--- config.mk ---
export PLATFORM = sky130hd
export DESIGN_NAME = calc_logic
export DESIGN_NICKNAME = calc_logic
export VERILOG_FILES = /design/flow/design.v
export SDC_FILE = /design/flow/constraint.sdc
export NUM_CORES = 4
export LEC_CHECK = 0
export ABC_AREA = 1
export CAP_MARGIN = 20
export CELL_PAD_IN_SITES_DETAIL_PLACEMENT = 0
export CORE_ASPECT_RATIO = 1.74
export CORE_MARGIN = 2
export CORE_UTILIZATION = 56
export CTS_CLUSTER_DIAMETER = 198
export CTS_CLUSTER_SIZE = 99
export MIN_ROUTING_LAYER = met1
export PLACE_DENSITY = 0.66
export SETUP_SLACK_MARGIN = 1.36
export SLEW_MARGIN = 20
export TNS_END_PERCENT = 10
--- constraint.sdc ---
create_clock -name core_clock -period 5.98 [get_ports {clk}]
set_input_delay 1.1960 -clock core_clock [delete_from_list [all_inputs] [get_ports {clk}]]
set_output_delay 1.1960 -clock core_clock [all_outputs]
set_load 0.01 [all_outputs]
--- design.v ---
 `timescale 1ns / 1ps
module calc_logic(
   input clk,
   input rst,
   input [4:0] keycode,
   input newkey,
   output [15:0] Xdisplay,
   output LED_NEG_digit,
   output LED_OVW
   );
   localparam[4:0] KEY_CE = 5'b01100,
                   KEY_CA = 5'b00100,
                   KEY_MULTI = 5'b01001,
                   KEY_SUB = 5'b01010,
                   KEY_ADD = 5'b01011,
                   KEY_SQR = 5'b00001,
                   KEY_CH_SIGN = 5'b00010,
                   KEY_EQUALS = 5'b00011;
   reg signed [17:0] X, nextX, Y, nextY, ANS;
   reg [1:0] OP, nextOP;
   wire ADD = (OP == KEY_ADD [1:0]);
   wire SUB = (OP == KEY_SUB [1:0]);
   wire MULTI = (OP == KEY_MULTI [1:0]);        
   wire OP_T2 = (newkey && (keycode[4:2] == 3'b010) );
   wire CA = (newkey && (keycode == KEY_CA) );             
   wire CE = (newkey && (keycode == KEY_CE) );
   wire digit = (newkey && (keycode[4] == 1'b1) );
   wire EQUALS = (newkey && (keycode == KEY_EQUALS) );
   wire SQR = (newkey && (keycode == KEY_SQR) );
   wire CH_SIGN = (newkey && (keycode == KEY_CH_SIGN) );
   wire [6:0] CONTROL = {CE, CA, OP_T2, digit, EQUALS, SQR, CH_SIGN};  
   wire signed [17:0] ANS_ADD, ANS_MULTI, ANS_SUB, ANS_SQR, ANS_CH_SIGN;
   assign ANS_ADD = X+Y;
   assign ANS_SUB = Y-X;
   assign ANS_MULTI = X*Y;
   assign ANS_SQR = X*X;
   assign ANS_CH_SIGN = X*-1;  
   assign LED_OVW = X[16]; 
   assign Xdisplay = X[15:0];
   assign LED_NEG_digit = X[17];  
   always @ (ADD, MULTI, SUB, ANS_ADD, ANS_MULTI, ANS_SUB, X)
       case({ADD, SUB, MULTI})
           3'b100: ANS = ANS_ADD;
           3'b010: ANS = ANS_SUB;
           3'b001: ANS = ANS_MULTI;
           default: ANS = X;
       endcase   
   always @ (CONTROL, X, keycode, ANS, ANS_SQR, ANS_CH_SIGN)
       casez(CONTROL)
           7'b1000000: nextX = 18'b0;
           7'b?1?????: nextX = 18'b0;
           7'b0010000: nextX = 18'b0;
           7'b0001000: nextX = {X[12:0], keycode[3:0]};  
           7'b0000100: nextX = ANS;
           7'b0000010: nextX = ANS_SQR;
           7'b0000001: nextX = ANS_CH_SIGN;
           default: nextX = X;
       endcase
   always @ (posedge clk or posedge rst)
   begin
       if(rst) X <= 18'b0;
       else X <= nextX;
   end
   always @ (OP_T2, CA, Y, X)
       case({OP_T2, CA})
           2'b00: nextY = Y;
           2'b10: nextY = X;
           default: nextY = 18'b0;
       endcase
   always @ (posedge clk or posedge rst)
     begin
         if(rst) Y <= 18'b0;
         else Y <= nextY;
     end
   always @ (OP_T2, CA, keycode, OP)
       case({OP_T2, CA})
           2'b00: nextOP = OP;
           2'b10: nextOP = keycode[1:0];
           default: nextOP = 2'b0;
       endcase
   always @ (posedge clk or posedge rst)
     begin
         if(rst) OP <= 2'b0;
         else OP <= nextOP;
     end
   endmodule
--- run.sh ---
#!/bin/bash
# the make line also repeats each setting of config.mk as NAME=value (left out here)
make -C /OpenROAD-flow-scripts/flow DESIGN_CONFIG=/design/flow/config.mk WORK_HOME=/design/flow/orfs CLKGATE_MAP_FILE= finish
==> impl_metrics.yaml, run 1 <==
# flow metrics
pwr:
  clkPwrFrac: 0.134
  pg_comb_mw: 1.45
  power_frac_seq: 0.180
  top_power_group: "combinational logic"
  p_comb_frac: 0.686
  power.net_switching_mw: 1.14
  seq_cell_power_mw: 0.380
  powerDensity_nw_per_um2: 134
  peakVddDrop_v: 0.000161
  swShare: 0.540
  leakage_nw: 9.74
  clock_power_mw: 0.282
  p_int_mw: 0.971
global_route:
  grt_usage: 0.358
  grt.overflow.total: 0
  grt_pass1_vias: 13241
  grt_pass1_wl_microns: 70000
  grt_max_degree: 39
  antenna_found_initial: 0
logic_synthesis:
  syn_area_per_cell_sq_um: 6.89
  syn_area_sq_um: 13900
  mux_share: 0
  yosysTopAreaCellShare: 0.288
  synth-area-yosys_sq_um: 13900
  synth_warnings: 1
  yosys.area_share.simple: 0.221
  edf_count: 0
  top_area_cell: "fa_1"
  synthTopCellsByCount: "561 x inv_1, 558 x nand2_1, 200 x fa_1, 158 x ha_1, 87 x nand3_1"
  ys_sh_adder: 0.431
  topCellsByArea: "fa_1 29%, inv_1 15%, nand2_1 15%, ha_1 14%, dfrtp_1 6.8%"
  yosys_cells: 2015
  yosys.stat.seqShare: 0.0685
  syn_inst: 2015
  top_logic_kind: "adder cells"
  top_cell: "inv_1"
  yosysUniqueCellTypes: 49
  aoi_share: 0.0822
  flop_cell: "dfrtp_1"
  synth_flops: 38
  synth_nets: 2381
  ys_async_sr_fraction: 1.00
  xor_area_frac: 0.0164
layout:
  layout.nets: 2446
  postLayoutCellArea_sq_um: 15700
  syn2layout_area_growth_pct: 13.0
place:
  place_hpwl_microns: 35900
  io_buffers: 25
  place_area_sq_um: 14700
  gp_congestion: 1.01
final_timing:
  rsz0062_at_grt: "yes"
  min_period_over_period: 0.941
  slew_violations: 0
  max_slew.worst_pin.slew_ns: 0.844
  fmax_ghz: 0.178
  final_hold_viol_count: 0
  worst_clock_skew_ns: 0.0100
  slew_headroom: 0.437
  setup_tns_ns: 0
  finalSetupViolations: 0
  period_minus_slack_ns: 5.63
critical_path:
  r2r_start: "X[5]$_DFFE_PP0P_"
  path_buffers: 11
  slowest_stage: "fa_1"
  reg2regPathDepth: 25
  slowest_delay_ns: 0.57
  end_kind: "flip-flop"
  cp_common_cell: "buf_6"
  critical_path.top_delay_family: "adder cells"
  r2r_slack_ns: 0.35
  worstPathMaxFanout: 5
  worst_r2r_endpoint: "X[15]$_DFFE_PP0P_"
  startpoint_type: "flip-flop"
  crit_start: "X[5]$_DFFE_PP0P_"
  critPathKind: "reg2reg"
  crit_cells: 25
  cp.arrival_ns: 5.80
  crit_end: "X[15]$_DFFE_PP0P_"
  cp.required_ns: 6.16
min_path:
  hold_end: "Y[16]$_DFFE_PP0P_"
  timing.hold.worst.class: "reg2reg"
  min_delay_path_depth: 2
  hold_path.startpoint: "Y[16]$_DFFE_PP0P_"
cts:
  ctsHoldBuffers: 0
  clk_latency_ns: 0.29
  cts_sinks: 38
  cts_buffers: 5
  root_buffer: "clkbuf_16"
  path_clk_slew_ns: 0.06
  cts_tree: "yes"
  htreeDepth: 2
  clk_path_buf_depth: 2
run_status:
  status: "no timing/DRC/antenna violations"
floorplanning:
  die_x_microns: 123
  rows: 76
  die.size.y_microns: 212
  core_util_floorplan: 0.566
  ios: 26
  coreArea_sq_um: 24500
  chipArea_sq_um: 26100
route:
  vias: 12893
  via_per_inst: 5.39
  wl_microns: 45100
  drtIter0Drc: 753
  drt-wirelength-per-cell_microns: 18.8
  drt.antenna.violating_nets: 0
  drcViolationCount: 0
  dr.pass1.iters: 5
  diodes: 0
flow_run:
  warning_count: 34
  maxCapViolations: 0
metrics by stage:
step	power, mW	hold slack (ns)	instances	worst slack, ns	utilization
floorplan	1.24	0.558	2015	0.675	-
global placement	1.68	0.606	2336	0.123	0.598
detailed placement	1.69	0.626	2336	0.0583	0.598
CTS	2.06	0.639	2385	0.539	0.630
global route	2.26	0.682	2393	0.181	0.640
finish	2.11	0.639	2393	0.354	0.640
timing repair:
item                       4_1_cts  5_1_grt
resized                         77       33
cloned                           1        0
setup endpoints to repair       13       13
setup buffers                   40        8
pin swaps                       33       31
layer usage:
layer | vias up | global-route usage | share of wire
met5 | - | 0 | 0
met4 | 0 | 0.217 | 0.076
met3 | 156 | 0.0304 | 0.057
met2 | 449 | 0.635 | 0.51
met1 | 6183 | 0.407 | 0.36
li1 | 6105 | - | -
area by class of cell:
type	instances	area, sq um
Multi-Input combinational cell	1332	10800
Fill cell	2275	8840
Inverter	573	2160
Timing Repair Buffer	130	1220
Sequential cell	38	991
Tap cell	312	390
Clock buffer	7	143
Clock inverter	1	5.00
==> run 2, diff against run 1 <==
Settings changed: ABC_AREA 1 to 0, CAP_MARGIN 20 to 0, CORE_ASPECT_RATIO 1.74 to 0.9, CORE_UTILIZATION 56 to 72, CTS_CLUSTER_DIAMETER 198 to 39, CTS_CLUSTER_SIZE 99 to 33, PLACE_DENSITY 0.66 to unset, PLACE_DENSITY_LB_ADDON set to 0.29, SETUP_SLACK_MARGIN 1.36 to 0.52, SLEW_MARGIN 20 to 0, TNS_END_PERCENT 10 to 70.
Clock period 5.98 ns to 5.84 ns, I/O delays scaled along.
==> run 2 against run 1 <==
Still clean. Setup slack got worse by 0.29 ns. Design area is 7.9% lower. Via count shrank 16%. Largest cell class unchanged.
==> impl_metrics.yaml, run 2 <==
# flow metrics
run_status:
  status: "no timing/DRC/antenna violations"
pwr:
  leakage_nw: 7.59
  p_comb_frac: 0.631
  total_power_mw: 1.84
  peakVddDrop_v: 0.000175
  top_power_group: "combinational logic"
  seq_cell_power_mw: 0.355
  swShare: 0.473
  clock_power_mw: 0.325
  power_frac_seq: 0.193
  clkPwrFrac: 0.177
  pg_comb_mw: 1.16
  powerDensity_nw_per_um2: 127
  power.net_switching_mw: 0.869
  p_int_mw: 0.970
final_timing:
  setup_ws_ns: 0.0670
  fmax_ghz: 0.173
  holdWs_ns: 0.582
  worst_clock_skew_ns: 0.0111
  slew_violations: 0
  final_hold_viol_count: 0
  finalSetupViolations: 0
  min_period_over_period: 0.989
  rsz0062_at_grt: "yes"
  slew_headroom: 0.201
  max_slew.worst_pin.slew_ns: 1.20
  period_minus_slack_ns: 5.77
logic_synthesis:
  yosysTopAreaCellShare: 0.314
  syn_inst: 1466
  yosys.area_share.simple: 0.164
  ys_async_sr_fraction: 1.00
  flop_cell: "dfrtp_1"
  aoi_share: 0.102
  yosys_cells: 1466
  topCellsByArea: "fa_1 31%, ha_1 16%, inv_1 8.7%, dfrtp_1 7.5%, and2_1 7.0%"
  top_cell: "inv_1"
  synthTopCellsByCount: "294 x inv_1, 200 x fa_1, 158 x ha_1, 142 x and2_1, 130 x nand2_1"
  synth_flops: 38
  syn_area_sq_um: 12700
  synth-area-yosys_sq_um: 12700
  xor_area_frac: 0.0758
  synth_nets: 1832
  synth_warnings: 1
  edf_count: 0
  top_logic_kind: "adder cells"
  top_area_cell: "fa_1"
  mux_share: 0.00472
  yosys.stat.seqShare: 0.0747
  yosysUniqueCellTypes: 63
  syn_area_per_cell_sq_um: 8.68
  ys_sh_adder: 0.470
global_route:
  grt_pass1_vias: 10987
  grt_max_degree: 39
  grt_usage: 0.398
  antenna_found_initial: 1
  grt_pass1_wl_microns: 56400
  grt.overflow.total: 0
floorplanning:
  chipArea_sq_um: 18800
  core_util_floorplan: 0.728
  ios: 26
  rows: 46
  die_x_microns: 144
  coreArea_sq_um: 17500
  die.size.y_microns: 130
place:
  place_ws_ns: -0.0375
  place_hpwl_microns: 28000
  io_buffers: 25
  gp_congestion: 0.970
critical_path:
  slowest_stage: "dfrtp_2"
  end_kind: "flip-flop"
  startpoint_type: "flip-flop"
  reg2regPathDepth: 20
  worst_r2r_endpoint: "X[17]$_DFFE_PP0P_"
  r2r_slack_ns: 0.07
  r2r_start: "X[6]$_DFFE_PP0P_"
  crit_cells: 20
  critPathKind: "reg2reg"
  path_cells: "buf_12 -> and2_1 -> fa_1 -> inv_1 -> fa_1 -> inv_1 -> fa_1 -> fa_1 -> fa_1 -> inv_1 -> fa_1 -> inv_1 -> ha_4 -> and2_1 -> a311o_1 -> a21o_1 -> a21oi_4 -> xnor2_2 -> o22ai_1 -> a221o_1"
  slowest_delay_ns: 0.53
  critical_path.top_delay_family: "adder cells"
  crit_start: "X[6]$_DFFE_PP0P_"
  cp.arrival_ns: 5.95
  cp_common_cell: "fa_1"
  cp.required_ns: 6.02
  path_buffers: 5
  crit_end: "X[17]$_DFFE_PP0P_"
  worstPathMaxFanout: 8
cts:
  cts_tree: "yes"
  path_clk_slew_ns: 0.07
  htreeDepth: 2
  clk_latency_ns: 0.29
  cts_buffers: 5
  root_buffer: "clkbuf_16"
  clk_path_buf_depth: 2
  cts_sinks: 38
min_path:
  timing.hold.worst.class: "reg2reg"
  min_delay_path_depth: 1
  hold_path.startpoint: "Y[16]$_DFFE_PP0P_"
  hold_end: "Y[16]$_DFFE_PP0P_"
route:
  wl_microns: 37100
  via_per_inst: 6.13
  vias: 10843
  drt-wirelength-per-cell_microns: 21.0
  dr.pass1.iters: 8
  diodes: 0
  drcViolationCount: 0
  drtIter0Drc: 1101
  drt.antenna.violating_nets: 0
layout:
  syn2layout_area_growth_pct: 13.6
  final_util: 0.827
  nFillCells: 1128
  layout.nets: 1893
flow_run:
  warning_count: 34
  maxCapViolations: 0
-- run 2: final cells by class --
class                   instances  area, sq um  area share
flip-flops and latches         38          978      0.0677
inverters                     294         1100      0.0763
clock inverters                 3         40.0     0.00277
multi-input cells            1062        10800       0.744
clock buffers                   5          125     0.00865
repair buffers                126         1150      0.0798
well taps                     240          300      0.0208
-- run 2: stage by stage --
step | instance area (sq um) | cells | TNS (ns)
after global routing | 14500 | 1768 | -0.176
after CTS | 14100 | 1749 | 0
after global placement | 13600 | 1718 | 0
after detailed placement | 13600 | 1718 | -0.0375
final | 14500 | 1768 | 0
after floorplan | 12900 | 1466 | 0
-- run 2: per-layer routing --
metal	vias to the layer above	global-route usage	wire [microns]
li1	4705	-	-
met3	164	0.100	4270
met1	5267	0.533	13900
met5	-	0	13
met4	2	0.177	2000
met2	705	0.620	16900
-- run 2: what timing repair did --
action,4_1_cts,5_1_grt
gates resized,45,53
setup buffers,23,18
setup endpoints to repair,9,9
hold buffers,0,0
cloned,0,1
pin swaps,10,19
==> run 3, diff against run 2 <==
Settings changed: ABC_AREA 0 to unset, CAP_MARGIN 0 to 20, CELL_PAD_IN_SITES_DETAIL_PLACEMENT 0 to unset, CORE_ASPECT_RATIO 0.9 to unset, CTS_CLUSTER_DIAMETER 39 to unset, CTS_CLUSTER_SIZE 33 to 72, GPL_ROUTABILITY_DRIVEN set to 0, MAX_ROUTING_LAYER set to met4, MIN_ROUTING_LAYER met1 to unset, PLACE_DENSITY_LB_ADDON 0.29 to 0.0, SETUP_SLACK_MARGIN 0.52 to 1.64, SLEW_MARGIN 0 to 20, TNS_END_PERCENT 70 to 75.
Clock period 5.84 ns to 5.53 ns, I/O delays scaled along.
==> run 3 against run 2 <==
The layout now fails its checks (setup timing). Clock-buffer cell count up 1. Global-route usage up 3.6 points. First-iteration DRC count grew 29%. Synthesized cell count did not move. Largest power group unchanged.
==> impl_metrics.yaml, run 3 <==
# flow metrics
layout:
  layout.area.comb_sq_um: 11000
  nFillCells: 825
  register_area_sq_um: 970
  syn2layout_area_growth_pct: 21.4
  final_util: 0.893
  layout.nets: 1981
route:
  via_per_inst: 6.29
  vias: 11612
  drcViolationCount: 0
  dr.pass1.iters: 7
  wl_microns: 42800
  drtIter0Drc: 1423
  drt-wirelength-per-cell_microns: 23.2
  drt.antenna.violating_nets: 0
logic_synthesis:
  topCellsByArea: "fa_1 31%, ha_1 16%, inv_1 8.7%, dfrtp_1 7.5%, and2_1 7.0%"
  xor_area_frac: 0.0758
  synth_nets: 1832
  synth-area-yosys_sq_um: 12700
  synth_warnings: 1
  syn_inst: 1466
  mux_share: 0.00472
  ys_sh_adder: 0.470
  ys_async_sr_fraction: 1.00
  yosys.stat.seqShare: 0.0747
  flop_cell: "dfrtp_1"
  synth_flops: 38
  top_cell: "inv_1"
  top_logic_kind: "adder cells"
  yosys_cells: 1466
  edf_count: 0
  synthTopCellsByCount: "294 x inv_1, 200 x fa_1, 158 x ha_1, 142 x and2_1, 130 x nand2_1"
  syn_area_sq_um: 12700
  syn_area_per_cell_sq_um: 8.68
  yosysUniqueCellTypes: 63
  yosysTopAreaCellShare: 0.314
  aoi_share: 0.102
  top_area_cell: "fa_1"
  yosys.area_share.simple: 0.164
pwr:
  top_power_group: "combinational logic"
  peakVddDrop_v: 0.000129
  p_int_mw: 1.15
  clock_power_mw: 0.403
  power_frac_seq: 0.171
  p_comb_frac: 0.636
  powerDensity_nw_per_um2: 135
  leakage_nw: 8.06
  swShare: 0.450
  power.net_switching_mw: 0.940
  pg_comb_mw: 1.33
  seq_cell_power_mw: 0.357
  total_power_mw: 2.09
  clkPwrFrac: 0.193
place:
  io_buffers: 25
  place_hpwl_microns: 29300
critical_path:
  slowest_delay_ns: 0.73
  reg2regPathDepth: 24
  path_cells: "buf_4 -> and2_1 -> fa_1 -> inv_1 -> fa_1 -> inv_1 -> ha_1 -> inv_1 -> fa_1 -> inv_1 -> ha_1 -> inv_1 -> fa_1 -> inv_1 -> ha_1 -> or3_4 -> buf_6 -> o311a_1 -> o21a_1 -> nor2_2 -> xor2_1 -> buf_4 -> o21ai_2 -> a221o_1"
  worstPathMaxFanout: 8
  r2r_start: "Y[5]$_DFFE_PP0P_"
  end_kind: "flip-flop"
  slowest_stage: "fa_1"
  critPathKind: "reg2reg"
  crit_cells: 24
  r2r_slack_ns: -0.78
  path_buffers: 9
  critical_path.top_delay_family: "adder cells"
  cp_common_cell: "inv_1"
  startpoint_type: "flip-flop"
  crit_start: "Y[5]$_DFFE_PP0P_"
  crit_end: "X[14]$_DFFE_PP0P_"
  worst_r2r_endpoint: "X[14]$_DFFE_PP0P_"
  cp.arrival_ns: 6.48
  cp.required_ns: 5.70
cts:
  clk_path_buf_depth: 2
  cts_tree: "yes"
  cts_sinks: 38
  clk_latency_ns: 0.29
  root_buffer: "clkbuf_16"
  cts_buffers: 5
  htreeDepth: 2
  path_clk_slew_ns: 0.07
flow_run:
  warning_count: 34
  maxCapViolations: 0
final_timing:
  period_minus_slack_ns: 6.31
  slew_violations: 0
  finalSetupViolations: 8
  final_hold_viol_count: 0
  rsz0062_at_grt: "yes"
  setup_tns_ns: -3.35
  fmax_ghz: 0.158
  slew_headroom: 0.301
  worst_clock_skew_ns: 0.00726
  min_period_over_period: 1.14
  max_slew.worst_pin.slew_ns: 1.05
  setup_ws_ns: -0.783
global_route:
  grt_usage: 0.434
  antenna_found_initial: 6
  grt_pass1_wl_microns: 60200
  grt_pass1_vias: 11931
  grt.overflow.total: 0
  grt_max_degree: 39
floorplanning:
  die_x_microns: 137
  core_util_floorplan: 0.736
  rows: 48
  chipArea_sq_um: 18800
  ios: 26
  die.size.y_microns: 137
  coreArea_sq_um: 17300
min_path:
  timing.hold.worst.class: "reg2reg"
  hold_path.startpoint: "Y[12]$_DFFE_PP0P_"
  hold_end: "Y[12]$_DFFE_PP0P_"
  min_delay_path_depth: 1
run_status:
  violations: "setup timing"
  status: "failed layout checks"
-- run 3: final cells by class --
| type | instances | area share |
|---|---|---|
| Inverter | 294 | 0.0714 |
| Tap cell | 225 | 0.0182 |
| Clock inverter | 2 | 0.00389 |
| Antenna cell | 6 | 0.000972 |
| Clock buffer | 6 | 0.00899 |
| Sequential cell | 38 | 0.0628 |
| Timing Repair Buffer | 214 | 0.122 |
| Multi-Input combinational cell | 1062 | 0.712 |
-- run 3: metrics by stage --
stage,setup slack [ns],cell area (sq um),instances,hold WS (ns)
floorplan,-0.0761,13000,1466,0.507
global placement,-0.140,14400,1801,0.516
detailed placement,-0.310,14400,1801,0.519
CTS,-0.193,15000,1823,0.534
global route,-0.798,15400,1847,0.560
finish,-0.783,15400,1847,0.532
-- run 3: repair_timing --
| action | CTS | global route |
|---|---|---|
| setup buffers | 14 | 18 |
| endpoints found under the setup margin | 13 | 13 |
| pin swaps | 35 | 50 |
| hold buffers | 0 | 0 |
| gates resized | 82 | 70 |
-- run 3: per-layer routing --
metal | up-vias | wire length (microns) | track usage
li1 | 4903 | - | -
met1 | 5685 | 14700 | 0.504
met2 | 724 | 20500 | 0.729
met3 | 300 | 4330 | 0.0700
met4 | 0 | 3300 | 0.221
met5 | - | 0 | -
==> run 4, diff against run 3 <==
Settings changed: CELL_PAD_IN_SITES_GLOBAL_PLACEMENT set to 1, CORE_ASPECT_RATIO set to 0.55, CORE_UTILIZATION 72 to 28, CTS_CLUSTER_SIZE 72 to unset, GPL_ROUTABILITY_DRIVEN 0 to unset, MAX_ROUTING_LAYER met4 to unset, PLACE_DENSITY_LB_ADDON 0.0 to unset, SETUP_SLACK_MARGIN 1.64 to 2.19, TNS_END_PERCENT 75 to unset.
Clock period 5.53 ns to 8.0 ns, I/O delays scaled along.
==> run 4 against run 3 <==
Via count fell by 13%. Synthesized area did not move. The run now finishes clean. Design area fell by 5.4%. Clock power fell by 48%. First-iteration DRC count fell by 32%.
==> impl_metrics.yaml, run 4 <==
# flow metrics
critical_path:
  path_cells: "and2_4 -> fa_1 -> fa_1 -> ha_1 -> inv_1 -> fa_1 -> inv_1 -> fa_1 -> inv_1 -> fa_1 -> inv_1 -> ha_2 -> or3_4 -> o21bai_4 -> a311o_1 -> a21o_1 -> a21oi_4 -> xnor2_2 -> o22ai_1 -> a221o_1"
  crit_end: "X[17]$_DFFE_PP0P_"
  cp_common_cell: "fa_1"
  reg2regPathDepth: 20
  crit_start: "X[9]$_DFFE_PP0P_"
  worst_r2r_endpoint: "X[17]$_DFFE_PP0P_"
  path_buffers: 4
  slowest_stage: "dfrtp_2"
  r2r_start: "X[9]$_DFFE_PP0P_"
  end_kind: "flip-flop"
  critPathKind: "reg2reg"
  cp.arrival_ns: 6.08
  r2r_slack_ns: 2.10
  crit_cells: 20
  startpoint_type: "flip-flop"
  worstPathMaxFanout: 6
  critical_path.top_delay_family: "adder cells"
  slowest_delay_ns: 0.55
  cp.required_ns: 8.18
route:
  wl_microns: 44800
  drt-wirelength-per-cell_microns: 21.3
  dr.pass1.iters: 6
  vias: 10125
  drtIter0Drc: 966
  drcViolationCount: 0
  via_per_inst: 4.83
  drt.antenna.violating_nets: 0
run_status:
  status: "no timing/DRC/antenna violations"
logic_synthesis:
  syn_area_sq_um: 12700
  synth_warnings: 1
  yosysTopAreaCellShare: 0.314
  syn_inst: 1466
  synthTopCellsByCount: "294 x inv_1, 200 x fa_1, 158 x ha_1, 142 x and2_1, 130 x nand2_1"
  synth-area-yosys_sq_um: 12700
  ys_async_sr_fraction: 1.00
  mux_share: 0.00472
  synth_nets: 1832
  ys_sh_adder: 0.470
  aoi_share: 0.102
  synth_flops: 38
  edf_count: 0
  xor_area_frac: 0.0758
  yosys_cells: 1466
  top_cell: "inv_1"
  topCellsByArea: "fa_1 31%, ha_1 16%, inv_1 8.7%, dfrtp_1 7.5%, and2_1 7.0%"
  yosys.stat.seqShare: 0.0747
  flop_cell: "dfrtp_1"
  yosysUniqueCellTypes: 63
  yosys.area_share.simple: 0.164
  syn_area_per_cell_sq_um: 8.68
  top_area_cell: "fa_1"
  top_logic_kind: "adder cells"
cts:
  cts_buffers: 5
  clk_path_buf_depth: 2
  clk_latency_ns: 0.30
  cts_tree: "yes"
  htreeDepth: 2
  root_buffer: "clkbuf_16"
  cts_sinks: 38
  path_clk_slew_ns: 0.07
pwr:
  pg_comb_mw: 0.896
  swShare: 0.511
  peakVddDrop_v: 0.0000807
  clock_power_mw: 0.210
  power_frac_seq: 0.193
  total_power_mw: 1.37
  clkPwrFrac: 0.153
  top_power_group: "combinational logic"
  powerDensity_nw_per_um2: 93.7
  p_comb_frac: 0.654
  leakage_nw: 7.45
  seq_cell_power_mw: 0.265
  p_int_mw: 0.670
  power.net_switching_mw: 0.700
final_timing:
  period_minus_slack_ns: 5.90
  finalSetupViolations: 0
  setup_ws_ns: 2.10
  rsz0062_at_grt: "yes"
  fmax_ghz: 0.170
  min_period_over_period: 0.737
  max_slew.worst_pin.slew_ns: 1.02
  slew_headroom: 0.318
  final_hold_viol_count: 0
  worst_clock_skew_ns: 0.0119
  setup_tns_ns: 0
  slew_violations: 0
min_path:
  timing.hold.worst.class: "reg2reg"
  hold_path.startpoint: "OP[0]$_DFFE_PP0P_"
  min_delay_path_depth: 1
  hold_end: "OP[0]$_DFFE_PP0P_"
place:
  io_buffers: 25
  gp_congestion: 0.883
  place_hpwl_microns: 34900
  place_ws_ns: 1.72
floorplanning:
  coreArea_sq_um: 44500
  rows: 57
  die_x_microns: 292
  core_util_floorplan: 0.286
  chipArea_sq_um: 47300
  ios: 26
  die.size.y_microns: 162
global_route:
  grt.overflow.total: 0
  grt_max_degree: 39
  grt_pass1_wl_microns: 67800
  antenna_found_initial: 1
  grt_usage: 0.193
  grt_pass1_vias: 10285
flow_run:
  warning_count: 33
  maxCapViolations: 0
layout:
  syn2layout_area_growth_pct: 14.8
  final_util: 0.328
  layout.nets: 1870
-- run 4: final cells by class --
| type | instances | area [sq um] |
|---|---|---|
| Antenna cell | 2 | 5.00 |
| Clock buffer | 6 | 129 |
| Clock inverter | 2 | 13.8 |
| Fill cell | 4734 | 29900 |
| Inverter | 294 | 1110 |
| Multi-Input combinational cell | 1062 | 10700 |
| Sequential cell | 38 | 997 |
| Tap cell | 590 | 738 |
| Timing Repair Buffer | 103 | 958 |
-- run 4: timing repair --
action	CTS	global route
endpoints found under the setup margin	7	8
resized	67	40
buffers inserted	39	6
cloned	1	0
pin swaps	12	16
hold buffers	0	0
-- run 4: routing by layer --
metal,part of all wire,global-route usage
met5,0,0
met4,0.0043,0.0105
met3,0.10,0.0605
met2,0.35,0.233
met1,0.55,0.328
-- run 4: per-stage QoR --
stage / hold slack [ns] / std cells / cell area, sq um
after detailed placement: 0.568 / 2041 / 13700
after global routing: 0.612 / 2096 / 14600
after floorplan: 0.507 / 1466 / 12800
final: 0.598 / 2097 / 14600
after CTS: 0.589 / 2089 / 14400
after global placement: 0.562 / 2041 / 13700
==> run 5, diff against run 4 <==
Settings changed: CORE_ASPECT_RATIO 0.55 to 1.58, CORE_MARGIN 2 to 8, CORE_UTILIZATION 28 to 64, GPL_TIMING_DRIVEN set to 1, MIN_ROUTING_LAYER set to met2, PLACE_DENSITY_LB_ADDON set to 0.13, SETUP_SLACK_MARGIN 2.19 to unset, SLEW_MARGIN 20 to 0.
Clock period 8.0 ns to 4.32 ns, I/O delays scaled along.
==> run 5 against run 4 <==
The layout now fails its checks (DRC, setup timing). Power is 92% higher. Final cell count decreased by 8.2%. First-iteration DRC count grew to 4.4 times the previous value. Setup slack worse by 3.6 ns. Clock-buffer cell count grew 1. Worst hold slack improved by 0.018 ns. Flip-flop count stayed put. Synthesized area did not move. Die area shrank 48%. Global-route usage increased by 31 points. Largest power group unchanged.
==> impl_metrics.yaml, run 5 <==
# flow metrics
route:
  met2_length_microns: 19200
  vias: 15140
  via_per_inst: 7.87
  drtIter0Drc: 4289
  wl_microns: 41200
  drt.antenna.violating_nets: 0
  drt-wirelength-per-cell_microns: 21.4
  drcViolationCount: 1
  met1_length_microns: 0
  top_layer_used: "met5"
  dr.pass1.iters: 55
  route.met3.wl_microns: 13800
  diodes: 0
min_path:
  min_delay_path_depth: 1
  timing.hold.worst.class: "reg2reg"
  hold_end: "OP[0]$_DFFE_PP0P_"
  hold_path.startpoint: "OP[0]$_DFFE_PP0P_"
run_status:
  status: "failed layout checks"
  violations: "DRC, setup timing"
flow_run:
  warning_count: 34
  maxCapViolations: 0
cts:
  root_buffer: "clkbuf_16"
  htreeDepth: 2
  ctsHoldBuffers: 0
  cts_tree: "yes"
  cts_sinks: 38
  clk_latency_ns: 0.30
  cts_buffers: 5
  path_clk_slew_ns: 0.07
  clk_path_buf_depth: 2
final_timing:
  slew_headroom: 0.210
  final_hold_viol_count: 0
  worst_clock_skew_ns: 0.0127
  rsz0062_at_grt: "yes"
  max_slew.worst_pin.slew_ns: 1.19
  slew_violations: 0
  finalSetupViolations: 12
  min_period_over_period: 1.35
  setup_ws_ns: -1.53
  period_minus_slack_ns: 5.85
  fmax_ghz: 0.171
critical_path:
  critPathKind: "reg2reg"
  slowest_stage: "fa_2"
  end_kind: "flip-flop"
  crit_cells: 20
  cp.required_ns: 4.51
  reg2regPathDepth: 20
  r2r_slack_ns: -1.53
  cp.arrival_ns: 6.04
  worst_r2r_endpoint: "X[17]$_DFFE_PP0P_"
  cp_common_cell: "fa_1"
  path_cells: "buf_6 -> and2_1 -> fa_2 -> inv_1 -> fa_1 -> fa_1 -> fa_1 -> inv_1 -> fa_1 -> inv_1 -> fa_2 -> inv_2 -> ha_4 -> and2_4 -> a311o_1 -> a21o_1 -> a21oi_2 -> xnor2_1 -> o22ai_1 -> a221o_1"
  slowest_delay_ns: 0.61
  critical_path.top_delay_family: "adder cells"
  crit_end: "X[17]$_DFFE_PP0P_"
  path_buffers: 5
  worstPathMaxFanout: 7
  r2r_start: "X[8]$_DFFE_PP0P_"
  startpoint_type: "flip-flop"
  crit_start: "X[8]$_DFFE_PP0P_"
logic_synthesis:
  xor_area_frac: 0.0758
  topCellsByArea: "fa_1 31%, ha_1 16%, inv_1 8.7%, dfrtp_1 7.5%, and2_1 7.0%"
  ys_async_sr_fraction: 1.00
  synthTopCellsByCount: "294 x inv_1, 200 x fa_1, 158 x ha_1, 142 x and2_1, 130 x nand2_1"
  flop_cell: "dfrtp_1"
  top_area_cell: "fa_1"
  syn_area_sq_um: 12700
  top_logic_kind: "adder cells"
  top_cell: "inv_1"
  synth_warnings: 1
  yosys_cells: 1466
  synth-area-yosys_sq_um: 12700
  syn_inst: 1466
  yosys.area_share.simple: 0.164
  yosys.stat.seqShare: 0.0747
  yosysTopAreaCellShare: 0.314
  synth_nets: 1832
  syn_area_per_cell_sq_um: 8.68
  synth_flops: 38
  yosysUniqueCellTypes: 63
  ys_sh_adder: 0.470
  aoi_share: 0.102
  edf_count: 0
  mux_share: 0.00472
global_route:
  antenna_found_initial: 0
  grt_max_degree: 39
  grt.overflow.total: 0
  grt_pass1_vias: 17366
  grt_usage: 0.504
  grt_pass1_wl_microns: 64200
floorplanning:
  coreArea_sq_um: 19800
  die.size.y_microns: 193
  chipArea_sq_um: 24800
  ios: 26
  die_x_microns: 128
  core_util_floorplan: 0.644
  rows: 65
layout:
  final_util: 0.786
  syn2layout_area_growth_pct: 21.9
  nFillCells: 1363
  register_area_sq_um: 976
  layout.area.comb_sq_um: 10900
  fin_cells: 1924
  layout.nets: 2021
pwr:
  pg_comb_mw: 1.79
  seq_cell_power_mw: 0.459
  leakage_nw: 8.26
  p_comb_frac: 0.677
  top_power_group: "combinational logic"
  clock_power_mw: 0.393
  swShare: 0.484
  clkPwrFrac: 0.149
  p_int_mw: 1.36
  powerDensity_nw_per_um2: 170
  power_frac_seq: 0.174
  power.net_switching_mw: 1.28
  peakVddDrop_v: 0.000163
place:
  place_hpwl_microns: 30900
  io_buffers: 25
  place_ws_ns: -1.48
  dp_cells: 1900
  gp_congestion: 1.13
[run 5: cell type report]
class,instances,area share
multi-input cells,1062,0.700
well taps,268,0.0216
flip-flops and latches,38,0.0629
inverters,294,0.0711
clock buffers,7,0.00854
clock inverters,1,0.000484
repair buffers,254,0.136
[run 5: timing repair]
action / 4_1_cts / 5_1_grt
pin swaps: 21 / 30
setup endpoints to repair: 13 / 13
setup buffers: 8 / 8
resized: 54 / 48
endpoints found under the hold margin: 0 / 0
[run 5: stage by stage]
step	TNS, ns	power [mW]	instance area, sq um	hold WS (ns)
5_1_grt	-13.95	2.73	15500	0.639
4_1_cts	-11.37	2.46	15300	0.598
3_5_place_dp	-12.18	2.05	14900	0.582
6_report	-12.62	2.64	15500	0.616
3_3_place_gp	-11.60	2.02	14900	0.571
2_1_floorplan	-7.84	1.49	13100	0.507
[run 5: layer usage]
| layer | GRT usage | up-vias |
|---|---|---|
| li1 | - | 4940 |
| met1 | - | 5401 |
| met2 | 0.583 | 3935 |
| met3 | 0.580 | 846 |
| met4 | 0.264 | 18 |
| met5 | 0.212 | - |
==> run 6, diff against run 5 <==
Settings changed: CAP_MARGIN 20 to 0, CELL_PAD_IN_SITES_GLOBAL_PLACEMENT 1 to unset, CORE_ASPECT_RATIO 1.58 to unset, CORE_MARGIN 8 to 2, CORE_UTILIZATION 64 to 72, CTS_CLUSTER_DIAMETER set to 362, CTS_CLUSTER_SIZE set to 72, GPL_TIMING_DRIVEN 1 to unset, MIN_ROUTING_LAYER met2 to unset, PLACE_DENSITY_LB_ADDON 0.13 to 0.0, SLEW_MARGIN 0 to 20.
Clock period 4.32 ns to 5.59 ns, I/O delays scaled along.
==> run 6 against run 5 <==
The layout fails its checks (setup timing). Flip-flop count unchanged. Clock power decreased by 15%. Fmax decreased by 5.5%. Clock skew decreased by 0.0067 ns. First-iteration DRC count decreased by 70%. Core utilization increased by 7.9 points. Sequential share of layout area increased by 0.22 points. Clock-buffer cell count decreased by 2. Design area decreased by 3.7%. Setup slack improved by 0.93 ns. Critical path type unchanged. Critical endpoint unchanged.
==> impl_metrics.yaml, run 6 <==
# flow metrics
logic_synthesis:
  yosysUniqueCellTypes: 63
  yosys.stat.seqShare: 0.0747
  flop_cell: "dfrtp_1"
  top_logic_kind: "adder cells"
  synth-area-yosys_sq_um: 12700
  ys_async_sr_fraction: 1.00
  aoi_share: 0.102
  yosysTopAreaCellShare: 0.314
  yosys_cells: 1466
  top_cell: "inv_1"
  top_area_cell: "fa_1"
  synth_warnings: 1
  syn_area_sq_um: 12700
  syn_inst: 1466
  edf_count: 0
  yosys.area_share.simple: 0.164
  synthTopCellsByCount: "294 x inv_1, 200 x fa_1, 158 x ha_1, 142 x and2_1, 130 x nand2_1"
  mux_share: 0.00472
  xor_area_frac: 0.0758
  syn_area_per_cell_sq_um: 8.68
  topCellsByArea: "fa_1 31%, ha_1 16%, inv_1 8.7%, dfrtp_1 7.5%, and2_1 7.0%"
  ys_sh_adder: 0.470
  synth_nets: 1832
  synth_flops: 38
critical_path:
  end_kind: "flip-flop"
  cp_common_cell: "ha_1"
  cp.arrival_ns: 6.36
  crit_end: "X[17]$_DFFE_PP0P_"
  r2r_start: "X[4]$_DFFE_PP0P_"
  path_buffers: 4
  r2r_slack_ns: -0.60
  reg2regPathDepth: 21
  worstPathMaxFanout: 7
  critical_path.top_delay_family: "adder cells"
  cp.required_ns: 5.76
  crit_start: "X[4]$_DFFE_PP0P_"
  path_cells: "buf_6 -> and2_1 -> fa_1 -> fa_1 -> ha_1 -> ha_1 -> ha_1 -> inv_1 -> fa_1 -> inv_1 -> ha_1 -> fa_2 -> a211oi_2 -> buf_4 -> o21bai_4 -> a311o_1 -> a21o_1 -> a21oi_2 -> xnor2_1 -> o22ai_1 -> a221o_1"
  startpoint_type: "flip-flop"
  worst_r2r_endpoint: "X[17]$_DFFE_PP0P_"
  crit_cells: 21
  critPathKind: "reg2reg"
  slowest_delay_ns: 0.71
  slowest_stage: "fa_1"
pwr:
  p_int_mw: 1.06
  power.net_switching_mw: 0.922
  clock_power_mw: 0.334
  peakVddDrop_v: 0.000137
  total_power_mw: 1.98
  top_power_group: "combinational logic"
  seq_cell_power_mw: 0.349
  swShare: 0.465
  powerDensity_nw_per_um2: 133
  pg_comb_mw: 1.30
  leakage_nw: 8.00
  power_frac_seq: 0.176
  clkPwrFrac: 0.168
  p_comb_frac: 0.656
cts:
  cts_sinks: 38
  root_buffer: "clkbuf_16"
  clk_latency_ns: 0.29
  clk_path_buf_depth: 2
  cts_tree: "yes"
  path_clk_slew_ns: 0.06
  cts_buffers: 5
  htreeDepth: 2
route:
  dr.pass1.iters: 9
  drcViolationCount: 0
  drt-wirelength-per-cell_microns: 23.7
  wl_microns: 43400
  via_per_inst: 6.33
  drt.antenna.violating_nets: 0
  vias: 11614
  drtIter0Drc: 1288
final_timing:
  worst_clock_skew_ns: 0.00597
  setup_tns_ns: -2.36
  max_slew.worst_pin.slew_ns: 1.04
  min_period_over_period: 1.11
  slew_violations: 0
  setup_ws_ns: -0.598
  period_minus_slack_ns: 6.19
  slew_headroom: 0.306
  rsz0062_at_grt: "yes"
  fmax_ghz: 0.162
  final_hold_viol_count: 0
  finalSetupViolations: 7
floorplanning:
  coreArea_sq_um: 17300
  chipArea_sq_um: 18800
  core_util_floorplan: 0.736
  die_x_microns: 137
  die.size.y_microns: 137
  rows: 48
  ios: 26
min_path:
  hold_path.startpoint: "Y[1]$_DFFE_PP0P_"
  timing.hold.worst.class: "reg2reg"
  hold_end: "Y[1]$_DFFE_PP0P_"
  min_delay_path_depth: 1
global_route:
  antenna_found_initial: 1
  grt_pass1_wl_microns: 63000
  grt_pass1_vias: 12058
  grt.overflow.total: 0
  grt_max_degree: 39
  grt_usage: 0.448
layout:
  syn2layout_area_growth_pct: 17.4
  layout.nets: 1972
  postLayoutCellArea_sq_um: 15000
  fin_cells: 1834
  nFillCells: 941
place:
  place_hpwl_microns: 32100
  io_buffers: 25
  gp_congestion: 1.00
  dp_cells: 1809
  place_area_sq_um: 14400
run_status:
  status: "failed layout checks"
  violations: "setup timing"
flow_run:
  maxCapViolations: 0
  warning_count: 34
[run 6: what timing repair did]
action / in CTS / in global routing
pin swaps: 10 / 26
endpoints found under the setup margin: 5 / 8
setup buffers: 8 / 8
gates resized: 35 / 38
hold buffers: 0 / 0
[run 6: layout make-up]
class / instances / area (sq um) / area share
flip-flops and latches: 38 / 972 / 0.0650
well taps: 225 / 282 / 0.0188
clock inverters: 3 / 40.0 / 0.00268
repair buffers: 205 / 1740 / 0.116
inverters: 294 / 1100 / 0.0738
multi-input cells: 1062 / 10700 / 0.715
clock buffers: 5 / 125 / 0.00837
diodes: 2 / 5.00 / 0.000335
[run 6: through the flow]
| stage | setup slack, ns | utilization | hold slack [ns] |
|---|---|---|---|
| 6_report | -0.598 | 0.864 | 0.613 |
| 5_1_grt | -0.634 | 0.864 | 0.643 |
| 4_1_cts | -0.140 | 0.851 | 0.587 |
| 3_5_place_dp | -0.281 | 0.831 | 0.566 |
| 3_3_place_gp | -0.145 | 0.831 | 0.557 |
| 2_1_floorplan | -0.0253 | - | 0.507 |
[run 6: per-layer routing]
| layer | vias up | GRT usage | routed length, microns |
|---|---|---|---|
| li1 | 4873 | - | - |
| met1 | 5568 | 0.553 | 15100 |
| met2 | 865 | 0.732 | 19900 |
| met3 | 306 | 0.106 | 5330 |
| met4 | 2 | 0.236 | 3060 |
| met5 | - | 0 | 63 |
==> run 7, diff against run 6 <==
Settings changed: CAP_MARGIN 0 to 20, CELL_PAD_IN_SITES_GLOBAL_PLACEMENT set to 3, CORE_UTILIZATION 72 to 40, CTS_CLUSTER_DIAMETER 362 to 385, CTS_CLUSTER_SIZE 72 to 15, PLACE_DENSITY set to 0.39, PLACE_DENSITY_LB_ADDON 0.0 to unset, SETUP_SLACK_MARGIN set to 2.14.
Clock period 5.59 ns to 8.0 ns, I/O delays scaled along.
==> run 7 against run 6 <==
The run now finishes clean. Design area down 4.7%. Sequential power down 23%. Power down 36%. Register-to-register slack better by 2.7 ns. Die area up 77%. Flip-flop count unchanged. Synthesized area unchanged. Non-clock buffer count down 104. Largest power group unchanged.
==> impl_metrics.yaml, run 7 <==
# flow metrics
run_status:
  status: "no timing/DRC/antenna violations"
route:
  dr.pass1.iters: 5
  drcViolationCount: 0
  drt.antenna.violating_nets: 0
  drtIter0Drc: 447
  via_per_inst: 5.13
  diodes: 0
  vias: 9768
  wl_microns: 39200
  drt-wirelength-per-cell_microns: 20.6
pwr:
  clkPwrFrac: 0.157
  pg_comb_mw: 0.811
  leakage_nw: 7.42
  seq_cell_power_mw: 0.267
  p_int_mw: 0.662
  power_frac_seq: 0.209
  top_power_group: "combinational logic"
  clock_power_mw: 0.201
  powerDensity_nw_per_um2: 89.7
  p_comb_frac: 0.634
  swShare: 0.482
  power.net_switching_mw: 0.617
  peakVddDrop_v: 0.0000791
logic_synthesis:
  syn_area_per_cell_sq_um: 8.68
  yosys_cells: 1466
  top_cell: "inv_1"
  synthTopCellsByCount: "294 x inv_1, 200 x fa_1, 158 x ha_1, 142 x and2_1, 130 x nand2_1"
  yosys.stat.seqShare: 0.0747
  xor_area_frac: 0.0758
  syn_area_sq_um: 12700
  synth-area-yosys_sq_um: 12700
  syn_inst: 1466
  edf_count: 0
  ys_sh_adder: 0.470
  yosysUniqueCellTypes: 63
  flop_cell: "dfrtp_1"
  top_logic_kind: "adder cells"
  yosysTopAreaCellShare: 0.314
  yosys.area_share.simple: 0.164
  aoi_share: 0.102
  synth_warnings: 1
  synth_nets: 1832
  synth_flops: 38
  mux_share: 0.00472
  ys_async_sr_fraction: 1.00
  top_area_cell: "fa_1"
  topCellsByArea: "fa_1 31%, ha_1 16%, inv_1 8.7%, dfrtp_1 7.5%, and2_1 7.0%"
critical_path:
  critical_path.top_delay_family: "adder cells"
  cp.arrival_ns: 6.03
  end_kind: "flip-flop"
  r2r_slack_ns: 2.15
  critPathKind: "reg2reg"
  worst_r2r_endpoint: "X[17]$_DFFE_PP0P_"
  r2r_start: "Y[3]$_DFFE_PP0P_"
  crit_end: "X[17]$_DFFE_PP0P_"
  cp.required_ns: 8.18
  slowest_delay_ns: 0.51
  crit_start: "Y[3]$_DFFE_PP0P_"
  reg2regPathDepth: 21
  worstPathMaxFanout: 7
  path_buffers: 5
  cp_common_cell: "fa_1"
  crit_cells: 21
  slowest_stage: "dfrtp_4"
  startpoint_type: "flip-flop"
  path_cells: "buf_6 -> buf_4 -> nand2_1 -> fa_1 -> inv_1 -> fa_1 -> ha_1 -> fa_1 -> inv_1 -> fa_1 -> fa_1 -> inv_1 -> ha_1 -> or3_4 -> o21bai_4 -> a311o_1 -> a21o_1 -> a21oi_4 -> xnor2_2 -> o22ai_1 -> a221o_1"
layout:
  layout.area.comb_sq_um: 10600
  postLayoutCellArea_sq_um: 14200
  layout.nets: 1868
  nFillCells: 3184
  register_area_sq_um: 1010
  syn2layout_area_growth_pct: 11.9
flow_run:
  warning_count: 35
  maxCapViolations: 0
final_timing:
  min_period_over_period: 0.731
  holdWs_ns: 0.568
  final_hold_viol_count: 0
  finalSetupViolations: 0
  fmax_ghz: 0.171
  worst_clock_skew_ns: 0.0114
  max_slew.worst_pin.slew_ns: 1.04
  rsz0062_at_grt: "yes"
  slew_violations: 0
  setup_tns_ns: 0
  slew_headroom: 0.307
  setup_ws_ns: 2.15
  period_minus_slack_ns: 5.85
cts:
  cts_sinks: 38
  path_clk_slew_ns: 0.07
  ctsHoldBuffers: 0
  clk_path_buf_depth: 2
  cts_tree: "yes"
  clk_latency_ns: 0.29
  cts_buffers: 5
  root_buffer: "clkbuf_16"
  htreeDepth: 2
floorplanning:
  rows: 65
  coreArea_sq_um: 31500
  chipArea_sq_um: 33300
  die.size.y_microns: 182
  core_util_floorplan: 0.404
  ios: 26
  die_x_microns: 182
global_route:
  grt_max_degree: 39
  grt_pass1_vias: 10775
  grt.overflow.total: 0
  grt_usage: 0.245
  antenna_found_initial: 0
  grt_pass1_wl_microns: 62000
min_path:
  min_delay_path_depth: 1
  hold_end: "Y[16]$_DFFE_PP0P_"
  timing.hold.worst.class: "reg2reg"
  hold_path.startpoint: "Y[16]$_DFFE_PP0P_"
place:
  gp_congestion: 0.806
  place_hpwl_microns: 29900
  io_buffers: 25
  place_ws_ns: 1.46
  place_area_sq_um: 13400
-- run 7: routing by layer --
layer / share of wire / global-route usage / vias to the layer above
met5: 0 / 0 / -
met4: 0.021 / 0.0510 / 0
met3: 0.025 / 0.0136 / 40
met2: 0.51 / 0.453 / 153
met1: 0.45 / 0.317 / 4915
li1: - / - / 4660
-- run 7: area by class of cell --
cell class                 count  share of cell area
tap                          402              0.0353
timing repair buffer         101              0.0641
clock inverter                 1            0.000527
multi-input combinational   1062               0.742
clock buffer                   6             0.00905
sequential                    38              0.0711
inverter                     294              0.0775
-- run 7: per-stage QoR --
| step | std cells | total power, mW | util |
|---|---|---|---|
| after global routing | 1904 | 1.37 | 0.453 |
| after global placement | 1844 | 1.03 | 0.426 |
| after detailed placement | 1844 | 1.02 | 0.426 |
| after floorplan | 1466 | 0.783 | - |
| final | 1904 | 1.28 | 0.453 |
| after CTS | 1873 | 1.25 | 0.441 |
-- run 7: repair_timing --
item | 4_1_cts | 5_1_grt
gates resized | 50 | 36
setup endpoints to repair | 9 | 6
setup buffers | 22 | 31
pin swaps | 5 | 14
==> run 8, diff against run 7 <==
Settings changed: ABC_AREA set to 0, CELL_PAD_IN_SITES_DETAIL_PLACEMENT set to 0, CELL_PAD_IN_SITES_GLOBAL_PLACEMENT 3 to unset, CORE_ASPECT_RATIO set to 0.68, CORE_UTILIZATION 40 to 45, CTS_CLUSTER_DIAMETER 385 to unset, CTS_CLUSTER_SIZE 15 to 33, MIN_ROUTING_LAYER set to met1, PLACE_DENSITY 0.39 to 0.66, SETUP_SLACK_MARGIN 2.14 to 0.43, TNS_END_PERCENT set to 70.
Clock period 8.0 ns to 2.54 ns, I/O delays scaled along.
==> run 8 against run 7 <==
Now fails the layout checks on setup timing. Via count increased by 15%. Fmax increased by 3.7%. Synthesized cell count unchanged. First-iteration DRC count increased by 110%. Worst hold slack improved by 0.051 ns. Die area decreased by 11%. Design area increased by 17%.
==> impl_metrics.yaml, run 8 <==
# flow metrics
layout:
  postLayoutCellArea_sq_um: 16700
  layout.nets: 2117
  nFillCells: 2357
  fin_cells: 2117
  syn2layout_area_growth_pct: 31.3
critical_path:
  path_buffers: 7
  worst_r2r_endpoint: "X[17]$_DFFE_PP0P_"
  crit_end: "X[17]$_DFFE_PP0P_"
  critical_path.top_delay_family: "adder cells"
  startpoint_type: "flip-flop"
  path_cells: "buf_6 -> and2_4 -> fa_1 -> inv_2 -> fa_1 -> inv_1 -> ha_2 -> inv_2 -> fa_1 -> inv_2 -> fa_1 -> inv_1 -> fa_1 -> inv_2 -> ha_4 -> or3_4 -> o21bai_4 -> a311o_1 -> a21o_1 -> a21oi_2 -> xnor2_1 -> o22ai_1 -> a221o_1"
  slowest_delay_ns: 0.55
  end_kind: "flip-flop"
  worstPathMaxFanout: 5
  cp.required_ns: 2.72
  r2r_start: "X[2]$_DFFE_PP0P_"
  critPathKind: "reg2reg"
  cp_common_cell: "fa_1"
  crit_start: "X[2]$_DFFE_PP0P_"
  crit_cells: 23
  cp.arrival_ns: 5.82
  r2r_slack_ns: -3.10
  reg2regPathDepth: 23
  slowest_stage: "fa_1"
flow_run:
  warning_count: 34
  maxCapViolations: 0
pwr:
  swShare: 0.436
  power.net_switching_mw: 2.18
  p_int_mw: 2.82
  p_comb_frac: 0.690
  leakage_nw: 8.86
  clock_power_mw: 0.799
  top_power_group: "combinational logic"
  peakVddDrop_v: 0.000371
  seq_cell_power_mw: 0.749
  powerDensity_nw_per_um2: 299
  clkPwrFrac: 0.160
  power_frac_seq: 0.150
  pg_comb_mw: 3.45
cts:
  cts_tree: "yes"
  clk_latency_ns: 0.30
  cts_sinks: 38
  cts_buffers: 5
  ctsHoldBuffers: 0
  clk_path_buf_depth: 2
  root_buffer: "clkbuf_16"
  htreeDepth: 2
  path_clk_slew_ns: 0.08
final_timing:
  min_period_over_period: 2.22
  max_slew.worst_pin.slew_ns: 0.707
  setup_ws_ns: -3.10
  slew_headroom: 0.529
  slew_violations: 0
  rsz0062_at_grt: "yes"
  fmax_ghz: 0.177
  setup_tns_ns: -35.48
  worst_clock_skew_ns: 0.0146
  finalSetupViolations: 16
  period_minus_slack_ns: 5.64
  final_hold_viol_count: 0
global_route:
  grt_usage: 0.286
  grt_pass1_wl_microns: 65300
  antenna_found_initial: 1
  grt.overflow.total: 0
  grt_max_degree: 39
  grt_pass1_vias: 11815
logic_synthesis:
  ys_async_sr_fraction: 1.00
  topCellsByArea: "fa_1 31%, ha_1 16%, inv_1 8.7%, dfrtp_1 7.5%, and2_1 7.0%"
  top_area_cell: "fa_1"
  yosys_cells: 1466
  synth_nets: 1832
  top_logic_kind: "adder cells"
  synthTopCellsByCount: "294 x inv_1, 200 x fa_1, 158 x ha_1, 142 x and2_1, 130 x nand2_1"
  yosys.area_share.simple: 0.164
  flop_cell: "dfrtp_1"
  ys_sh_adder: 0.470
  aoi_share: 0.102
  edf_count: 0
  mux_share: 0.00472
  syn_area_sq_um: 12700
  syn_area_per_cell_sq_um: 8.68
  yosysUniqueCellTypes: 63
  yosysTopAreaCellShare: 0.314
  xor_area_frac: 0.0758
  top_cell: "inv_1"
  synth-area-yosys_sq_um: 12700
  yosys.stat.seqShare: 0.0747
  synth_warnings: 1
  syn_inst: 1466
  synth_flops: 38
floorplanning:
  chipArea_sq_um: 29700
  die.size.y_microns: 143
  ios: 26
  core_util_floorplan: 0.460
  coreArea_sq_um: 27700
  rows: 50
  die_x_microns: 208
run_status:
  violations: "setup timing"
  status: "failed layout checks"
min_path:
  hold_path.startpoint: "Y[17]$_DFFE_PP0P_"
  timing.hold.worst.class: "reg2reg"
  min_delay_path_depth: 1
  hold_end: "Y[17]$_DFFE_PP0P_"
route:
  drt.antenna.violating_nets: 0
  via_per_inst: 5.29
  dr.pass1.iters: 6
  drtIter0Drc: 950
  wl_microns: 40900
  drcViolationCount: 0
  vias: 11195
  drt-wirelength-per-cell_microns: 19.3
place:
  io_buffers: 25
  gp_congestion: 0.987
  place_hpwl_microns: 32400
  place_ws_ns: -3.24
  place_area_sq_um: 15600
  dp_cells: 2078
==> run 8: repair_timing <==
action | in CTS | in global routing
endpoints found under the setup margin | 23 | 22
resized | 128 | 66
endpoints found under the hold margin | 0 | 0
pin swaps | 55 | 29
buffers inserted | 22 | 6
gates cloned | 2 | 0
==> run 8: final cells by class <==
cell class	count	area [sq um]	area share
repair buffers	350	2920	0.174
clock inverters	1	30.0	0.00180
multi-input cells	1062	11100	0.664
well taps	364	455	0.0272
diodes	1	2.50	0.000150
clock buffers	7	143	0.00853
flip-flops and latches	38	970	0.0580
inverters	294	1110	0.0662
==> run 8: metal layers <==
metal  up-vias  GRT usage  wire [microns]
li1       5164          -               -
met1      5522      0.412           18300
met2       454      0.426           17100
met3        55     0.0902            4680
met4         0     0.0474             812
met5         -          0               0
==> run 8: per-stage QoR <==
step                      power (mW)  utilization  hold slack, ns
after global routing            5.32        0.604           0.650
final                           5.00        0.604           0.620
after floorplan                 2.53            -           0.507
after detailed placement        3.86        0.562           0.592
after global placement          3.82        0.562           0.579
after CTS                       4.85        0.593           0.609
==> run 9, diff against run 8 <==
Settings changed: ABC_AREA 0 to unset, CORE_ASPECT_RATIO 0.68 to 1.9, CORE_UTILIZATION 45 to 17, CTS_CLUSTER_SIZE 33 to unset, GPL_TIMING_DRIVEN set to 1, PLACE_DENSITY 0.66 to 0.71, SETUP_SLACK_MARGIN 0.43 to 0.18, TNS_END_PERCENT 70 to 10.
Clock period 2.54 ns to 4.33 ns, I/O delays scaled along.
==> run 9 against run 8 <==
The layout still fails its checks (setup timing). Register-to-register slack gained 1.7 ns. Die area rose to 2.6 times the previous value. Via count increased by 0.17%. Global-route usage decreased by 17 points. Largest power group unchanged.
==> impl_metrics.yaml, run 9 <==
# flow metrics
run_status:
  status: "failed layout checks"
  violations: "setup timing"
critical_path:
  worstPathMaxFanout: 4
  path_buffers: 7
  slowest_stage: "fa_1"
  cp.arrival_ns: 5.95
  critical_path.top_delay_family: "adder cells"
  critPathKind: "reg2reg"
  slowest_delay_ns: 0.51
  path_cells: "buf_6 -> buf_4 -> and2_4 -> fa_1 -> inv_1 -> fa_1 -> inv_1 -> fa_1 -> fa_1 -> fa_1 -> inv_1 -> fa_1 -> inv_2 -> ha_4 -> and2_1 -> a311o_1 -> a21o_1 -> a21oi_2 -> buf_6 -> xnor2_1 -> o22ai_1 -> a221o_1"
  r2r_start: "X[7]$_DFFE_PP0P_"
  end_kind: "flip-flop"
  startpoint_type: "flip-flop"
  r2r_slack_ns: -1.44
  crit_cells: 22
  crit_start: "X[7]$_DFFE_PP0P_"
  worst_r2r_endpoint: "X[17]$_DFFE_PP0P_"
  cp_common_cell: "fa_1"
  cp.required_ns: 4.51
  reg2regPathDepth: 22
  crit_end: "X[17]$_DFFE_PP0P_"
logic_synthesis:
  synthTopCellsByCount: "294 x inv_1, 200 x fa_1, 158 x ha_1, 142 x and2_1, 130 x nand2_1"
  aoi_share: 0.102
  synth_nets: 1832
  ys_async_sr_fraction: 1.00
  synth_flops: 38
  syn_area_per_cell_sq_um: 8.68
  syn_area_sq_um: 12700
  xor_area_frac: 0.0758
  synth-area-yosys_sq_um: 12700
  top_logic_kind: "adder cells"
  topCellsByArea: "fa_1 31%, ha_1 16%, inv_1 8.7%, dfrtp_1 7.5%, and2_1 7.0%"
  yosysUniqueCellTypes: 63
  top_area_cell: "fa_1"
  yosys_cells: 1466
  yosys.area_share.simple: 0.164
  top_cell: "inv_1"
  edf_count: 0
  yosys.stat.seqShare: 0.0747
  flop_cell: "dfrtp_1"
  synth_warnings: 1
  yosysTopAreaCellShare: 0.314
  ys_sh_adder: 0.470
  mux_share: 0.00472
  syn_inst: 1466
global_route:
  grt.overflow.total: 0
  grt_pass1_vias: 12399
  grt_max_degree: 39
  grt_usage: 0.115
  antenna_found_initial: 0
  grt_pass1_wl_microns: 67800
floorplanning:
  die_x_microns: 203
  core_util_floorplan: 0.171
  ios: 26
  coreArea_sq_um: 74200
  die.size.y_microns: 381
  rows: 138
  chipArea_sq_um: 77200
min_path:
  hold_end: "OP[0]$_DFFE_PP0P_"
  timing.hold.worst.class: "reg2reg"
  hold_path.startpoint: "OP[0]$_DFFE_PP0P_"
  min_delay_path_depth: 1
final_timing:
  slew_headroom: 0.383
  setup_ws_ns: -1.44
  period_minus_slack_ns: 5.77
  fmax_ghz: 0.173
  rsz0062_at_grt: "yes"
  finalSetupViolations: 12
  min_period_over_period: 1.33
  slew_violations: 0
  final_hold_viol_count: 0
  max_slew.worst_pin.slew_ns: 0.925
  worst_clock_skew_ns: 0.00957
route:
  dr.pass1.iters: 7
  wl_microns: 43300
  vias: 11214
  drtIter0Drc: 667
  drt-wirelength-per-cell_microns: 16.2
  diodes: 0
  via_per_inst: 4.19
  drcViolationCount: 0
  drt.antenna.violating_nets: 0
layout:
  nFillCells: 8173
  register_area_sq_um: 961
  syn2layout_area_growth_pct: 28.7
  layout.nets: 2063
  layout.area.comb_sq_um: 10500
  final_util: 0.221
pwr:
  p_comb_frac: 0.674
  powerDensity_nw_per_um2: 164
  swShare: 0.459
  pg_comb_mw: 1.81
  power.net_switching_mw: 1.24
  seq_cell_power_mw: 0.443
  peakVddDrop_v: 0.000157
  p_int_mw: 1.46
  leakage_nw: 8.45
  power_frac_seq: 0.165
  top_power_group: "combinational logic"
  clock_power_mw: 0.435
  clkPwrFrac: 0.161
cts:
  clk_path_buf_depth: 2
  ctsHoldBuffers: 0
  cts_buffers: 5
  path_clk_slew_ns: 0.07
  cts_sinks: 38
  root_buffer: "clkbuf_16"
  htreeDepth: 2
  clk_latency_ns: 0.29
  cts_tree: "yes"
flow_run:
  maxCapViolations: 0
  warning_count: 34
place:
  gp_congestion: 1.01
  io_buffers: 25
  place_hpwl_microns: 36400
  place_ws_ns: -1.78
[run 9: metrics by stage]
| stage | setup TNS [ns] | cell area [sq um] | hold slack, ns | total power, mW | std cells |
|---|---|---|---|---|---|
| global placement | -14.25 | 16000 | 0.575 | 2.17 | 2661 |
| CTS | -12.80 | 16400 | 0.601 | 2.65 | 2678 |
| detailed placement | -14.58 | 16000 | 0.578 | 2.19 | 2661 |
| finish | -12.80 | 16400 | 0.599 | 2.69 | 2678 |
| floorplan | -10.05 | 12900 | 0.507 | 1.46 | 1466 |
| global route | -15.25 | 16400 | 0.630 | 2.85 | 2678 |
[run 9: layout make-up]
class | count | share of cell area
Timing Repair Buffer | 296 | 0.146
Clock buffer | 5 | 0.00764
Tap cell | 980 | 0.0748
Sequential cell | 38 | 0.0586
Clock inverter | 3 | 0.00244
Inverter | 294 | 0.0673
Multi-Input combinational cell | 1062 | 0.643
[run 9: per-layer routing]
layer  up-vias  part of all wire  track usage
met1      5538              0.31        0.106
met3       199             0.048       0.0123
met2       424              0.52        0.213
li1       5053                 -            -
met4         0              0.12        0.114
met5         -                 0            0
[run 9: repair_timing]
item / CTS / global route
hold endpoints to repair: 0 / 0
setup endpoints to repair: 13 / 13
pin swaps: 18 / 0
buffers inserted: 9 / 0
resized: 33 / 6
==> run 10, diff against run 9 <==
Settings changed: ABC_AREA set to 0, CORE_ASPECT_RATIO 1.9 to 0.72, CORE_UTILIZATION 17 to 72, CTS_CLUSTER_DIAMETER set to 39, CTS_CLUSTER_SIZE set to 72, GPL_TIMING_DRIVEN 1 to unset, PLACE_DENSITY 0.71 to 0.66, SETUP_SLACK_MARGIN 0.18 to 0.89, TNS_END_PERCENT 10 to 70.
Clock period 4.33 ns to 5.84 ns, I/O delays scaled along.
==> run 10 against run 9 <==
Wire length fell by 9.7%. Die area down 76%. Sequential share of layout area is 0.90 points higher. Critical path depth down 3. Still fails the layout checks on setup timing. Largest cell class unchanged. Clock power fell by 23%. Setup slack better by 1.4 ns. Clock-buffer cell count stayed put. Fmax decreased by 1.3%. Global-route usage grew 31 points. Synthesized area unchanged.
==> impl_metrics.yaml, run 10 <==
# flow metrics
cts:
  root_buffer: "clkbuf_16"
  cts_buffers: 5
  cts_tree: "yes"
  htreeDepth: 2
  path_clk_slew_ns: 0.07
  cts_sinks: 38
  clk_path_buf_depth: 2
  clk_latency_ns: 0.30
logic_synthesis:
  yosysTopAreaCellShare: 0.314
  synth-area-yosys_sq_um: 12700
  xor_area_frac: 0.0758
  synth_flops: 38
  synthTopCellsByCount: "294 x inv_1, 200 x fa_1, 158 x ha_1, 142 x and2_1, 130 x nand2_1"
  top_cell: "inv_1"
  synth_warnings: 1
  yosys.stat.seqShare: 0.0747
  top_area_cell: "fa_1"
  topCellsByArea: "fa_1 31%, ha_1 16%, inv_1 8.7%, dfrtp_1 7.5%, and2_1 7.0%"
  flop_cell: "dfrtp_1"
  mux_share: 0.00472
  synth_nets: 1832
  top_logic_kind: "adder cells"
  yosys.area_share.simple: 0.164
  yosys_cells: 1466
  edf_count: 0
  aoi_share: 0.102
  yosysUniqueCellTypes: 63
  syn_area_per_cell_sq_um: 8.68
  ys_sh_adder: 0.470
  ys_async_sr_fraction: 1.00
  syn_area_sq_um: 12700
  syn_inst: 1466
pwr:
  power_frac_seq: 0.180
  swShare: 0.478
  top_power_group: "combinational logic"
  total_power_mw: 1.88
  peakVddDrop_v: 0.000177
  p_int_mw: 0.980
  leakage_nw: 7.57
  clkPwrFrac: 0.179
  power.net_switching_mw: 0.897
  seq_cell_power_mw: 0.338
  p_comb_frac: 0.641
  clock_power_mw: 0.335
  pg_comb_mw: 1.20
  powerDensity_nw_per_um2: 130
critical_path:
  path_cells: "buf_4 -> and2_1 -> fa_2 -> fa_1 -> ha_1 -> fa_1 -> inv_1 -> fa_1 -> fa_1 -> inv_1 -> ha_1 -> o21a_1 -> o21a_1 -> a311o_1 -> a21o_1 -> a21oi_2 -> xnor2_1 -> o22ai_1 -> a221o_1"
  worst_r2r_endpoint: "X[17]$_DFFE_PP0P_"
  crit_start: "Y[0]$_DFFE_PP0P_"
  cp_common_cell: "fa_1"
  reg2regPathDepth: 19
  worstPathMaxFanout: 5
  critical_path.top_delay_family: "adder cells"
  end_kind: "flip-flop"
  cp.arrival_ns: 6.03
  r2r_start: "Y[0]$_DFFE_PP0P_"
  crit_end: "X[17]$_DFFE_PP0P_"
  r2r_slack_ns: -0.01
  cp.required_ns: 6.02
  crit_cells: 19
  slowest_delay_ns: 0.58
  slowest_stage: "fa_2"
  startpoint_type: "flip-flop"
  path_buffers: 3
  critPathKind: "reg2reg"
final_timing:
  worst_clock_skew_ns: 0.00688
  rsz0062_at_grt: "yes"
  setup_tns_ns: -0.0100
  period_minus_slack_ns: 5.85
  holdWs_ns: 0.581
  max_slew.worst_pin.slew_ns: 1.02
  finalSetupViolations: 1
  slew_violations: 0
  fmax_ghz: 0.171
  slew_headroom: 0.318
  final_hold_viol_count: 0
  setup_ws_ns: -0.0100
  min_period_over_period: 1.00
route:
  vias: 10995
  drtIter0Drc: 1263
  wl_microns: 39100
  dr.pass1.iters: 7
  via_per_inst: 6.21
  drt-wirelength-per-cell_microns: 22.1
  diodes: 0
  drcViolationCount: 0
  drt.antenna.violating_nets: 0
place:
  gp_congestion: 0.996
  place_hpwl_microns: 30600
  io_buffers: 25
  place_area_sq_um: 13600
run_status:
  violations: "setup timing"
  status: "failed layout checks"
floorplanning:
  ios: 26
  core_util_floorplan: 0.730
  die.size.y_microns: 117
  rows: 41
  die_x_microns: 161
  coreArea_sq_um: 17400
  chipArea_sq_um: 18800
global_route:
  grt_usage: 0.428
  antenna_found_initial: 0
  grt.overflow.total: 0
  grt_pass1_vias: 11036
  grt_max_degree: 39
  grt_pass1_wl_microns: 60600
layout:
  layout.nets: 1899
  postLayoutCellArea_sq_um: 14500
  final_util: 0.830
  syn2layout_area_growth_pct: 13.7
flow_run:
  maxCapViolations: 0
  warning_count: 36
min_path:
  timing.hold.worst.class: "reg2reg"
  hold_path.startpoint: "Y[16]$_DFFE_PP0P_"
  hold_end: "Y[16]$_DFFE_PP0P_"
  min_delay_path_depth: 1
run 10: metrics by stage:
step,setup WS [ns],instances
floorplan,0.234,1466
global placement,0.0415,1724
detailed placement,-0.0116,1724
CTS,0.0992,1751
global route,-0.121,1770
finish,-0.0100,1770
run 10: cell type report:
class / instances / area (sq um)
multi-input combinational: 1062 / 10800
tap: 236 / 295
sequential: 38 / 978
clock buffer: 5 / 125
inverter: 294 / 1110
clock inverter: 3 / 45.0
timing repair buffer: 132 / 1140
fill: 1117 / 2970
run 10: timing repair:
| action | 4_1_cts | 5_1_grt |
|---|---|---|
| pin swaps | 19 | 34 |
| endpoints found under the setup margin | 11 | 11 |
| hold buffers | 0 | 0 |
| buffers inserted | 19 | 19 |
| gates resized | 42 | 70 |
run 10: per-layer routing:
layer	up-vias	global-route usage	routed length, microns
met2	781	0.647	16600
met1	5366	0.593	15800
met5	-	0	0
met4	0	0.117	1240
li1	4724	-	-
met3	124	0.151	5410
Power is estimated from default activity; no workload was simulated.
